== lane 1 ==
==> flow/design.v (excerpt) <==
module fmad_fp32
  (
   input         clk,
   input         reset,
   input         req,
   input [31:0]  x,
   input [31:0]  y,
   input [31:0]  z,
   output [31:0] rslt,
   output [4:0]  flag
   );
   wire signed [31:0] acc0, acc1, acc2, acc3;
   wire signed [9:0]  exp0, exp1, exp2, exp3;
   fmad fmad
     (
      .clk(clk),
      .reset(reset),
      .req(req),
      .req_command(1),
      .x(x),
      .y(y),
      .z(z),
      .w(32'h0),
      .acc0(acc0), .acc1(acc1), .acc2(acc2), .acc3(acc3),
      .exp0(exp0), .exp1(exp1), .exp2(exp2), .exp3(exp3),
      .rslt(rslt),
      .flag(flag)
   );
endmodule
Size in the first run: roughly 7,700 cells after synthesis, ~340 flip-flops.
export LEC_CHECK = 0
export ABC_AREA = 1
export CAP_MARGIN = 0
export CORE_ASPECT_RATIO = 0.63
export CORE_MARGIN = 2
export CORE_UTILIZATION = 72
export CTS_CLUSTER_DIAMETER = 261
export CTS_CLUSTER_SIZE = 21
export MAX_ROUTING_LAYER = met4
export PLACE_DENSITY_LB_ADDON = 0.19
export SETUP_SLACK_MARGIN = -0.78
export SLEW_MARGIN = 30
create_clock -name core_clock -period 11.0 [get_ports {clk}]
run.sh (not shown) runs the stock make flow with config.mk's settings and CLKGATE_MAP_FILE=.
The flow ended early for lane 1: it failed with a tool error in global routing.
Input changes introduced in lane 2 (baseline for comparison: lane 1):
Settings: SETUP_SLACK_MARGIN now 3.14, was -0.78; CTS_CLUSTER_SIZE no longer set, was 21; CORE_UTILIZATION now 59, was 72; the clock period (ns, I/O delays scaled along) now 12.0, was 11.0.
[summary]
- Finished, but not clean: lane 2, with negative setup slack.
- The floorplan die width number comes out lower for lane 1 vs lane 2.
- Diff lane 1 -> lane 2: part of the Yosys area used for sequential elements flat, standard cell core area climbed 22%, number of instances in the placed design decreased by 35 relative to the old numbers, total CTS buffers increased by 50% relative to the old numbers.
- Instance tally after logic synthesis came out exactly the same in lane 1 and lane 2.
- Compared with lane 1, lane 2 shows die area that has gone up by more than 10%.
- As far as cell area after technology mapping goes, lane 1 and lane 2 are indistinguishable; the numbers are identical.
- Lane 2 gives more number of resized instances in the post-cts repair step than lane 1 did.
- Maximum level of the CTS H-tree came out exactly the same in lane 1 and lane 2.
For lane 3, these inputs were changed with respect to lane 2:
Settings: a deleted MAX_ROUTING_LAYER that had been met4; a deleted CORE_ASPECT_RATIO that had been 0.63; a deleted CTS_CLUSTER_DIAMETER that had been 261; a deleted PLACE_DENSITY_LB_ADDON that had been 0.19; a deleted ABC_AREA that had been 1; a change of CORE_UTILIZATION from 59 to 51; a change of SLEW_MARGIN from 30 to 20; a deleted SETUP_SLACK_MARGIN that had been 3.14; a change of CAP_MARGIN from 0 to 20; a change of the clock period (ns, I/O delays scaled along) from 12.0 to 16.8.
- In lane 3, final setup violation count is lower than in lane 2.
- Going from lane 2 to lane 3, instance count of the mapped netlist shrinks by about 15%.
- For lane 2, the dominant kind of combinational cell was simple AND/OR/NAND/NOR gates, unlike lane 3, where it was AND-OR/OR-AND gates.
- fmad.add[80] as the end of the critical path was reported by lane 3, and fmad.add[62] by lane 2.
- Diff lane 2 -> lane 3 | footprint of the multi-input gates | decrease of 850 sq um
- Lane 3 ended up with a lower sequential element share of the synthesized area than lane 2 did.
- Relative to lane 2, lane 3 improves setup slack.
- Worst hold slack in lane 3 is 0.0093 ns lower than in lane 2
- The number of non-clock buffers of lane 3 is lower than that of lane 2.
- Looking at cell with the biggest individual delay on the critical path, the sky130_fd_sc_hd__mux4_2 result is from lane 3; the sky130_fd_sc_hd__edfxtp_1 one comes from lane 2.
- Lane 3 went all the way through synthesis, placement and routing and the layout is clean on timing, DRC and antenna.
- Lane 2 → lane 3: die area +16%, final design instance area without fill dropped 11,000 sq um.
What lane 4 does differently from lane 3 at the input level:
Settings: an added CORE_ASPECT_RATIO of 1.34; an added SETUP_SLACK_MARGIN of -0.17; a change of CORE_UTILIZATION from 51 to 72; an added ABC_AREA of 1; an added GPL_TIMING_DRIVEN of 0; an added CTS_CLUSTER_SIZE of 10; an added PLACE_DENSITY of 0.43; a change of the clock period (ns, I/O delays scaled along) from 16.8 to 2.09.
### Flow results
- Summary across lane 3 and lane 4: the single failing run is lane 4.
- Lane 4 did not finish; a tool error ended it in global routing.
- Compared with lane 3, in lane 4 adder and majority cell fraction of the synthesized area was more or less identical; multiplexer area fraction after synthesis went down 6.8 points; number of gates resized after cts climbed 315.
- Looking at sequential-to-total area share from yosys stat, lane 4 sits 0.16 points higher than lane 3 does.
- Lane 4 vs lane 3 — setup slack at placement dropped 10.92 ns.
- Going from lane 3 to lane 4, number of instances in the synthesized netlist went up by 1,174; chip width moved down; number of I/O port buffers fell by 21.
- Compared to lane 3, lane 4 was floorplanned on a smaller die.
- On lane 4: area figure in the yosys stat output is 0.87% lower than what lane 3 gave.
